## top_coldstorage
module top_coldstorage(
  input         clk,           
  input         rst_n,         
  output        led_fan,       
  output        led_hum,       
  input         sda_lcd_in,
  output        sda_lcd_oe,
  output        scl_lcd,
  input         rx,
  output        tx
);
For scale: about 520 flip-flops, ~9 I/O pins.
==> flow/config.mk <==
export PLATFORM = sky130hd
export DESIGN_NAME = top_coldstorage
export DESIGN_NICKNAME = top_coldstorage
export VERILOG_FILES = /design/flow/design.v
export SDC_FILE = /design/flow/constraint.sdc
export NUM_CORES = 4
export LEC_CHECK = 0
export ABC_AREA = 1
export CAP_MARGIN = 20
export CORE_ASPECT_RATIO = 0.52
export CORE_MARGIN = 8
export CORE_UTILIZATION = 48
export CTS_CLUSTER_DIAMETER = 216
export CTS_CLUSTER_SIZE = 27
export GPL_ROUTABILITY_DRIVEN = 0
export GPL_TIMING_DRIVEN = 1
export PLACE_DENSITY = 0.57
export SETUP_SLACK_MARGIN = 1.1
export SLEW_MARGIN = 20
==> flow/constraint.sdc <==
create_clock -name core_clock -period 3.77 [get_ports {clk}]
set_input_delay 0.7540 -clock core_clock [delete_from_list [all_inputs] [get_ports {clk}]]
set_output_delay 0.7540 -clock core_clock [all_outputs]
set_load 0.01 [all_outputs]
run.sh (not shown) runs the stock make flow with config.mk's settings and CLKGATE_MAP_FILE=.
The first run completed and failed the layout checks on negative setup slack.
Rerun with:
==> flow/config.mk (replaced) <==
export PLATFORM = sky130hd
export DESIGN_NAME = top_coldstorage
export DESIGN_NICKNAME = top_coldstorage
export VERILOG_FILES = /design/flow/design.v
export SDC_FILE = /design/flow/constraint.sdc
export NUM_CORES = 4
export LEC_CHECK = 0
export CAP_MARGIN = 20
export CORE_MARGIN = 2
export CORE_UTILIZATION = 53
export SLEW_MARGIN = 20
==> flow/constraint.sdc (replaced) <==
create_clock -name core_clock -period 5.41 [get_ports {clk}]
set_input_delay 1.0820 -clock core_clock [delete_from_list [all_inputs] [get_ports {clk}]]
set_output_delay 1.0820 -clock core_clock [all_outputs]
set_load 0.01 [all_outputs]
=> Now the flow completed without violations; combinational power goes down by 84%; first-iteration DRC count goes down by 22%; critical path depth goes up by 3; cell area goes down by 5.7%; die size goes down by 17%.
Rerun with:
--- a/flow/config.mk
+++ b/flow/config.mk
@@ -7,5 +7,8 @@
 export LEC_CHECK = 0
+export ABC_AREA = 1
 export CAP_MARGIN = 20
 export CORE_MARGIN = 2
-export CORE_UTILIZATION = 53
+export CORE_UTILIZATION = 72
+export PLACE_DENSITY = 0.64
+export SETUP_SLACK_MARGIN = -0.22
 export SLEW_MARGIN = 20
==> flow/constraint.sdc (replaced) <==
create_clock -name core_clock -period 3.0 [get_ports {clk}]
set_input_delay 0.6000 -clock core_clock [delete_from_list [all_inputs] [get_ports {clk}]]
set_output_delay 0.6000 -clock core_clock [all_outputs]
set_load 0.01 [all_outputs]
Effect: With this change the flow reached the layout checks and failed them: negative setup slack. Combinational power rose to 6.5 times its value. First-iteration DRC count rose by 67%. Via count rose by about 24%. Global-route usage rose by 14 points.
Rerun with:
--- a/flow/config.mk
+++ b/flow/config.mk
@@ -7,3 +7,2 @@
 export LEC_CHECK = 0
-export ABC_AREA = 1
 export CAP_MARGIN = 20
@@ -11,4 +10,4 @@
 export CORE_UTILIZATION = 72
-export PLACE_DENSITY = 0.64
-export SETUP_SLACK_MARGIN = -0.22
+export CTS_CLUSTER_DIAMETER = 27
+export SETUP_SLACK_MARGIN = 1.09
 export SLEW_MARGIN = 20
==> flow/constraint.sdc (replaced) <==
create_clock -name core_clock -period 3.66 [get_ports {clk}]
set_input_delay 0.7320 -clock core_clock [delete_from_list [all_inputs] [get_ports {clk}]]
set_output_delay 0.7320 -clock core_clock [all_outputs]
set_load 0.01 [all_outputs]
The new run completed, yet does not pass: negative setup slack.
Clock skew grows by 0.012 ns.
Non-clock buffer count decreases by 14.
Total power goes up by a few percent.
Rerun with:
--- a/flow/config.mk
+++ b/flow/config.mk
@@ -9,5 +9,3 @@
 export CORE_MARGIN = 2
-export CORE_UTILIZATION = 72
-export CTS_CLUSTER_DIAMETER = 27
-export SETUP_SLACK_MARGIN = 1.09
+export CORE_UTILIZATION = 40
 export SLEW_MARGIN = 20
==> flow/constraint.sdc (replaced) <==
create_clock -name core_clock -period 10.0 [get_ports {clk}]
set_input_delay 2.0000 -clock core_clock [delete_from_list [all_inputs] [get_ports {clk}]]
set_output_delay 2.0000 -clock core_clock [all_outputs]
set_load 0.01 [all_outputs]
Result: The changed run ran to the end with no violations; final area drops by 13%; via count came out lower by 21%; area after synthesis is unchanged; total power goes down by about 70%; count of clock-buffer cells in the layout shrinks by 62; worst setup slack improved by 5.5 ns.

Starting RTL as in the previous note.
==> flow/config.mk <==
export PLATFORM = sky130hd
export DESIGN_NAME = top_coldstorage
export DESIGN_NICKNAME = top_coldstorage
export VERILOG_FILES = /design/flow/design.v
export SDC_FILE = /design/flow/constraint.sdc
export NUM_CORES = 4
export LEC_CHECK = 0
export ABC_AREA = 1
export CAP_MARGIN = 40
export CORE_ASPECT_RATIO = 1.95
export CORE_MARGIN = 2
export CORE_UTILIZATION = 72
export CTS_CLUSTER_DIAMETER = 391
export CTS_CLUSTER_SIZE = 95
export PLACE_DENSITY_LB_ADDON = 0.24
export SETUP_SLACK_MARGIN = 0.74
export SLEW_MARGIN = 20
==> flow/constraint.sdc <==
create_clock -name core_clock -period 3.18 [get_ports {clk}]
set_input_delay 0.6360 -clock core_clock [delete_from_list [all_inputs] [get_ports {clk}]]
set_output_delay 0.6360 -clock core_clock [all_outputs]
set_load 0.01 [all_outputs]
The starting point died in 5_1_grt on GRT-0232.
Rerun with:
CORE_ASPECT_RATIO = default   (was 1.95)
CTS_CLUSTER_SIZE = 13   (was 95)
PLACE_DENSITY_LB_ADDON = default   (was 0.24)
SETUP_SLACK_MARGIN = default   (was 0.74)
TNS_END_PERCENT = 5   (was default)
=> The new run produced a layout that fails on setup timing; die area hardly moves; synthesized cell count does not change; area after synthesis is unchanged.
Rerun with:
ABC_AREA = default   (was 1)
CAP_MARGIN = 20   (was 40)
CORE_UTILIZATION = 40   (was 72)
CTS_CLUSTER_DIAMETER = default   (was 391)
CTS_CLUSTER_SIZE = default   (was 13)
TNS_END_PERCENT = default   (was 5)
clock period = 5.41 ns   (was 3.18 ns; I/O delays follow)
Outcome:
- The changed run went through all stages and came out clean
- synthesized area grows by 0.96%
- total power drops by 45%
- final cell count shrinks by 2.3%

## job 5790
Starting RTL as in the previous note.
==> flow/design.v (excerpt) <==
module top_coldstorage(
  input         clk,           
  input         rst_n,         
  output        led_fan,       
  output        led_hum,       
  input         sda_lcd_in,
  output        sda_lcd_oe,
  output        scl_lcd,
  input         rx,
  output        tx
);
export LEC_CHECK = 0
export ABC_AREA = 1
export CAP_MARGIN = 40
export CELL_PAD_IN_SITES_DETAIL_PLACEMENT = 2
export CELL_PAD_IN_SITES_GLOBAL_PLACEMENT = 0
export CORE_MARGIN = 9
export CORE_UTILIZATION = 40
export CTS_CLUSTER_DIAMETER = 327
export GPL_TIMING_DRIVEN = 0
export MAX_ROUTING_LAYER = met5
export SETUP_SLACK_MARGIN = -0.16
export SLEW_MARGIN = 5
export TNS_END_PERCENT = 5
create_clock -name core_clock -period 3.25 [get_ports {clk}]
Stage in which a tool error killed job 5790: 5_1_grt.
Input changes introduced in job 1900 (baseline for comparison: job 5790):
==> flow/config.mk <==
export PLATFORM = sky130hd
export DESIGN_NAME = top_coldstorage
export DESIGN_NICKNAME = top_coldstorage
export VERILOG_FILES = /design/flow/design.v
export SDC_FILE = /design/flow/constraint.sdc
export NUM_CORES = 4
export LEC_CHECK = 0
export ABC_AREA = 1
export CAP_MARGIN = 20
export CELL_PAD_IN_SITES_GLOBAL_PLACEMENT = 1
export CORE_MARGIN = 9
export CORE_UTILIZATION = 40
export CTS_CLUSTER_DIAMETER = 190
export GPL_TIMING_DRIVEN = 0
export SLEW_MARGIN = 5
export TNS_END_PERCENT = 65
### Flow results
Job 1900: flow complete, layout not clean; failing: negative setup slack. Post-cts sizing count delta for job 1900 relative to job 5790: about 56% lower. [compare] base=job 5790 new=job 1900: total CTS buffers rose 7.0%, placed wire-length estimate went down.
Changes in job 9474 relative to job 1900:
==> flow/config.mk <==
export PLATFORM = sky130hd
export DESIGN_NAME = top_coldstorage
export DESIGN_NICKNAME = top_coldstorage
export VERILOG_FILES = /design/flow/design.v
export SDC_FILE = /design/flow/constraint.sdc
export NUM_CORES = 4
export LEC_CHECK = 0
export CAP_MARGIN = 20
export CORE_MARGIN = 2
export CORE_UTILIZATION = 70
export SETUP_SLACK_MARGIN = 1.09
export SLEW_MARGIN = 20
==> flow/constraint.sdc <==
create_clock -name core_clock -period 4.44 [get_ports {clk}]
set_input_delay 0.8880 -clock core_clock [delete_from_list [all_inputs] [get_ports {clk}]]
set_output_delay 0.8880 -clock core_clock [all_outputs]
set_load 0.01 [all_outputs]
==> comparison <==
Job 9474 completed end to end with timing, DRC and antenna clean.
The accumulated negative setup slack number comes out lower for job 1900 vs job 9474.
Est. power | job 9474 vs job 1900 | job 9474 lower
Combinational fraction of the cell area (higher): job 9474
Going from job 1900 to job 9474, the worst setup slack was found to have gone up by 1030 ps.
Delta (job 9474 minus job 1900): cell area power density saw a decrease, internal power saw a decrease, synthesized-area fraction occupied by xor and xnor cells saw an increase.
Between job 9474 and job 1900, the portion of the layout cell area used by non-clock buffers is lower for job 9474.
The following lists how job 4521 was set up differently from job 9474:
diff --git a/flow/config.mk b/flow/config.mk
--- a/flow/config.mk
+++ b/flow/config.mk
@@ -9,3 +9,5 @@
 export CORE_MARGIN = 2
-export CORE_UTILIZATION = 70
+export CORE_UTILIZATION = 72
+export CTS_CLUSTER_DIAMETER = 26
+export PLACE_DENSITY = 0.35
 export SETUP_SLACK_MARGIN = 1.09
--- outcome ---
Job 4521: full flow OK, the timing, DRC and antenna checks passed. Compared with job 9474, job 4521 shows placer's final routability congestion estimate higher by 0.020. Comparing job 4521 and job 9474, the lower number of gates on the worst path with buffers counted is on job 4521. In job 4521, the design area came out about 8% above the value in job 9474.
Changes in job 8334 relative to job 4521:
diff --git a/flow/config.mk b/flow/config.mk
--- a/flow/config.mk
+++ b/flow/config.mk
@@ -7,8 +7,7 @@
 export LEC_CHECK = 0
+export ABC_AREA = 1
 export CAP_MARGIN = 20
 export CORE_MARGIN = 2
-export CORE_UTILIZATION = 72
-export CTS_CLUSTER_DIAMETER = 26
-export PLACE_DENSITY = 0.35
-export SETUP_SLACK_MARGIN = 1.09
+export CORE_UTILIZATION = 70
+export CTS_CLUSTER_SIZE = 74
 export SLEW_MARGIN = 20
==> flow/constraint.sdc <==
create_clock -name core_clock -period 5.12 [get_ports {clk}]
set_input_delay 1.0240 -clock core_clock [delete_from_list [all_inputs] [get_ports {clk}]]
set_output_delay 1.0240 -clock core_clock [all_outputs]
set_load 0.01 [all_outputs]
### Flow results
Job 8334 against job 4521: power dissipated in the clock network decreased about 56%; met1 global-route usage dropped 8.3 points; die footprint rose 730 µm². Per the comparison of job 8334 with job 4521, core region area shows an increase of 0.95%; core utilization lower; synthesis area per yosys decreased about 1%; overall power consumption went down by 32%. Run comparison: job 4521 worst setup path endpoint uart_string_inst.tx_msg[3][3]$_DFFE_PN0P_; job 8334 worst setup path endpoint logic_controller_inst.temp_units[6]$_DFFE_PN0P_. [job 8334 vs job 4521] slack of the critical path: higher in job 8334.
Power figures rest on the tool's default switching activity, not on a simulated workload.
